job 4437:
==> flow/design.v (excerpt) <==
module a_filter_approx(
    input [31:0] x_in,
    input clk,
    input [5:0] reset,
    output [31:0] y_out);
make LEC_CHECK=0 CAP_MARGIN=20 CORE_MARGIN=2 CORE_UTILIZATION=72 CTS_CLUSTER_DIAMETER=230 PLACE_DENSITY_LB_ADDON=0.21 SLEW_MARGIN=20 finish   # period 6.6 ns
run.sh (not shown) runs the stock make flow with config.mk's settings and CLKGATE_MAP_FILE=.
[flow] job 4437 | stages: complete | final checks: fail | reason: negative setup slack
What job 2646 does differently from job 4437 at the input level:
Settings: CORE_UTILIZATION now 17, was 72; PLACE_DENSITY_LB_ADDON no longer set, was 0.21; CTS_CLUSTER_DIAMETER no longer set, was 230; the clock period (ns, I/O delays scaled along) now 14.0, was 6.6.
[summary]
Job 2646 was carried through to the last stage, and its layout satisfied the timing, design-rule and antenna checks.
The final report for job 4437 shows a completed flow and a layout that fails verification, specifically negative setup slack.
Global-route wire length before repair (job 2646 vs. job 4437) decreases by more than 10%
Job 2646 against job 4437: hold slack has decreased, global-route usage lost 27 points.
[inputs] job 3731 vs job 2646
Settings: an added PLACE_DENSITY of 0.77; a change of CORE_UTILIZATION from 17 to 72; a change of the clock period (ns, I/O delays scaled along) from 14.0 to 7.29.
### Flow results
Complete run, failing final checks: job 3731, reason negative setup slack. Taking job 2646 as the reference, in job 3731 total die size went down by 0.20 mm^2, overall routed net length went up by about 13%, core area went down by about 80%, overall global routing resource usage went up by 24 points, clock network latency to the later pin of the worst-skew pair was more or less identical. The met1 capacity usage during global routing reported for job 3731 is greater than that of job 2646 by 27 points. As far as final tally of max-slew violations goes, job 2646 and job 3731 are indistinguishable; the numbers are identical.
Changes in job 8894 relative to job 3731:
Settings: PLACE_DENSITY no longer set, was 0.77; CORE_UTILIZATION now 43, was 72; the clock period (ns, I/O delays scaled along) now 9.35, was 7.29.
--- outcome ---
Job 8894 went all the way through synthesis, placement and routing and the layout is clean on timing, DRC and antenna.
Job 8894 vs job 3731 — number of vias in the routed layout dropped by a few percent
When job 8894 is measured against job 3731, its growth of design area from synthesis to finish turns out 1.7 points lower.
The sequential share of layout area in job 8894 sits 0.34 points above the value recorded for job 3731.
On number of signal-net buffers in the layout: job 8894 sits below job 3731.

---

## run A
a_filter_approx again, from the RTL that the note above started with.
Settings: LEC_CHECK=0, CAP_MARGIN=20, CORE_ASPECT_RATIO=0.9, CORE_MARGIN=2, CORE_UTILIZATION=72, PLACE_DENSITY_LB_ADDON=0.21, SETUP_SLACK_MARGIN=1.76, SLEW_MARGIN=20; clock period 6.31 ns.
Nothing crashed in run A and all stages finished; the problem is that the final layout failed, the offending checks being setup timing.
[inputs] run B vs run A
-- flow/config.mk --
<<< run A, line 9
export CORE_ASPECT_RATIO = 0.9
>>> run B, line 9
<<< run A, line 11
export CORE_UTILIZATION = 72
export PLACE_DENSITY_LB_ADDON = 0.21
export SETUP_SLACK_MARGIN = 1.76
>>> run B, line 10
export CORE_UTILIZATION = 40
==> flow/constraint.sdc <==
create_clock -name core_clock -period 10.0 [get_ports {clk}]
set_input_delay 2.0000 -clock core_clock [delete_from_list [all_inputs] [get_ports {clk}]]
set_output_delay 2.0000 -clock core_clock [all_outputs]
set_load 0.01 [all_outputs]
## What came out
From run A to run B the numbers moved as follows: part of the cycle the worst path needs now sits lower; area used by sequential logic in the layout now sits lower.
Higher post-DP HPWL among run A and run B: run A
Run B went all the way through synthesis, placement and routing and the layout is clean on timing, DRC and antenna.
Looking at die footprint, run B sits above run A.
As of run B, number of vias in the routed layout had fallen by more than 10% compared to run A.
What run C does differently from run B at the input level:
-- flow/config.mk --
<<< run B, line 10
export CORE_UTILIZATION = 40
>>> run C, line 10
export CORE_UTILIZATION = 63
==> flow/constraint.sdc <==
create_clock -name core_clock -period 8.15 [get_ports {clk}]
set_input_delay 1.6300 -clock core_clock [delete_from_list [all_inputs] [get_ports {clk}]]
set_output_delay 1.6300 -clock core_clock [all_outputs]
set_load 0.01 [all_outputs]
### Flow results
Per the final summary, run C finished and its layout is clean on timing, DRC and antenna.
Run B → run C: via count up 334, global-route usage up 9.9 points, maximum fanout count along the critical path down 1, fill cell instance count of the final layout down 5031.

---

Setup of zinc:
a_filter_approx again, from the RTL that the note above started with.
Settings: LEC_CHECK=0, ABC_AREA=1, CAP_MARGIN=20, CORE_MARGIN=2, CORE_UTILIZATION=65, CTS_CLUSTER_SIZE=85, PLACE_DENSITY_LB_ADDON=0.08, SETUP_SLACK_MARGIN=1.55, SLEW_MARGIN=20; clock period 5.35 ns.
zinc: aborted in 5_1_grt (tool error)
Here is what was changed in the inputs of willow compared with zinc.
Settings: clearing SETUP_SLACK_MARGIN, which used to be 1.55; clearing PLACE_DENSITY_LB_ADDON, which used to be 0.08; swapping 65 for 72 in CORE_UTILIZATION; putting PLACE_DENSITY at 0.67 where nothing was set; clearing CTS_CLUSTER_SIZE, which used to be 85; clearing ABC_AREA, which used to be 1; swapping 5.35 for 7.25 in the clock period (ns, I/O delays scaled along).
[summary]
- [willow] flow finished | final checks: failed | reasons: setup timing
- willow vs zinc — last weighted congestion value of the routability-driven placer dropped by more than 10%
- Taking zinc as the reference point, the chip area in the Yosys report of willow falls by about 14%.
- Diff zinc -> willow: die extent in y shows a reduction of 32 um, CTS H-tree depth now smaller.
- Looking only at synthesized cell count, and setting everything else aside, the lower value of zinc and willow goes to willow.
- On share of synthesized area spent on multiplexers, zinc and willow are basically level.
### willow -> indigo
Settings: CORE_UTILIZATION: 72 -> 40; PLACE_DENSITY: 0.67 -> unset; the clock period (ns, I/O delays scaled along): 7.25 -> 9.35.
Findings:
Of willow and indigo, only indigo finishes the flow clean.
Finished, but not clean: willow, with setup timing.
indigo ended with less final core utilization than willow.
The total area of sequential cells of indigo and that of willow are within noise of each other.
Post-route cell area (indigo vs. willow) decreases slightly
indigo vs willow, critical path depth went up by 2.
indigo vs. willow: count of plain and timing-repair buffers decreased 59%; worst path setup slack after routing increased 660 ps.
Largest fanout on the critical path: indigo vs willow up 2
On indigo: number of buffers inserted by post-CTS setup repair is 10 lower than what willow gave.
Per the comparison of indigo with willow, worst hold margin level; layout overhead on the synthesized area went down.
diff inputs: indigo => harbor
Settings: an added SETUP_SLACK_MARGIN of -0.16; a change of CORE_UTILIZATION from 40 to 65; a change of the clock period (ns, I/O delays scaled along) from 9.35 to 6.87.
### Flow results
Out of harbor and indigo, the only run to close with the timing, design-rule and antenna checks passing was indigo. [harbor] flow finished | final checks: failed | reasons: setup timing. Across both runs, number of standard cells in the final layout excluding fillers was lower for harbor than for indigo. Delta (harbor minus indigo): share of the cycle needed by the critical path after routing +12 points; register-to-register slack down 1680 ps; number of clock buffers in the layout fell by 7.1%. Compared with indigo, instance area at placement in harbor increased slightly. Via count came out higher on harbor than on indigo. Compared with indigo, harbor shows a higher post-cts repair resize count. met5 as the uppermost signal routing layer after detailed routing was reported by harbor, and met4 by indigo. For the critical path depth, harbor came in 2 lower than indigo did.
Relative to harbor, the following input files were edited for nickel:
Settings: SETUP_SLACK_MARGIN no longer set, was -0.16; PLACE_DENSITY_LB_ADDON now 0.21, previously not set; CORE_UTILIZATION now 72, was 65; the clock period (ns, I/O delays scaled along) now 7.88, was 6.87.
--- outcome ---
nickel completed every stage of the flow, and the final layout passed the timing, design-rule and antenna checks.
nickel ended with more overall global routing resource usage than harbor.
From harbor to nickel the numbers moved as follows: mean post-synth cell area stayed essentially flat, number of buffers between clock root and the deepest sink ~0 delta.
Delta (nickel minus harbor): final tally of max-slew violations level; post-place instance area lost about 3%; layout net count lower; wire length after detailed routing was more or less identical.
Cell count after placement, harbor and nickel, higher one = harbor.
Input-level comparison between pepper and nickel:
Settings: an added CTS_CLUSTER_SIZE of 84; an added PLACE_DENSITY of 0.35; an added SETUP_SLACK_MARGIN of 2.35; an added CORE_ASPECT_RATIO of 0.92; a deleted PLACE_DENSITY_LB_ADDON that had been 0.21.
==> results <==
Fraction of area in non-clock buffers was lower in the run labelled nickel.
| post-route clock skew | pepper vs nickel | worse |
Taking nickel over pepper, the wire length ratio works out to 0.849.
[compare] base=nickel new=pepper: slack of the critical path +140 ps.
Relative to nickel, the width of the chip measured on pepper has increased by a few percent.
Between nickel and pepper, the flow reports tally of clock buffers in the finished layout decreasing by more than 10%.

---

Starting RTL as in the previous note.
==> flow/design.v (excerpt) <==
module a_filter_approx(
    input [31:0] x_in,
    input clk,
    input [5:0] reset,
    output [31:0] y_out);
clock: 7.88 ns
lec_check: 0
cap_margin: 20
core_margin: 2
core_utilization: 72
place_density: 0.35
setup_slack_margin: 2.35
slew_margin: 20
The baseline completed without violations.
Next try:
PLACE_DENSITY = not set   (was 0.35)
SETUP_SLACK_MARGIN = -0.46   (was 2.35)
clock period = 6.26 ns   (was 7.88 ns; I/O delays follow)
=> The new run ran to the end with violations: setup timing; worst setup slack loses 2.1 ns; critical path depth went down by 1; final cell count went up by about 3%; hold slack loses 0.0092 ns; first-iteration DRC count went down by 7.3%; routed wire length went down by about 4%.
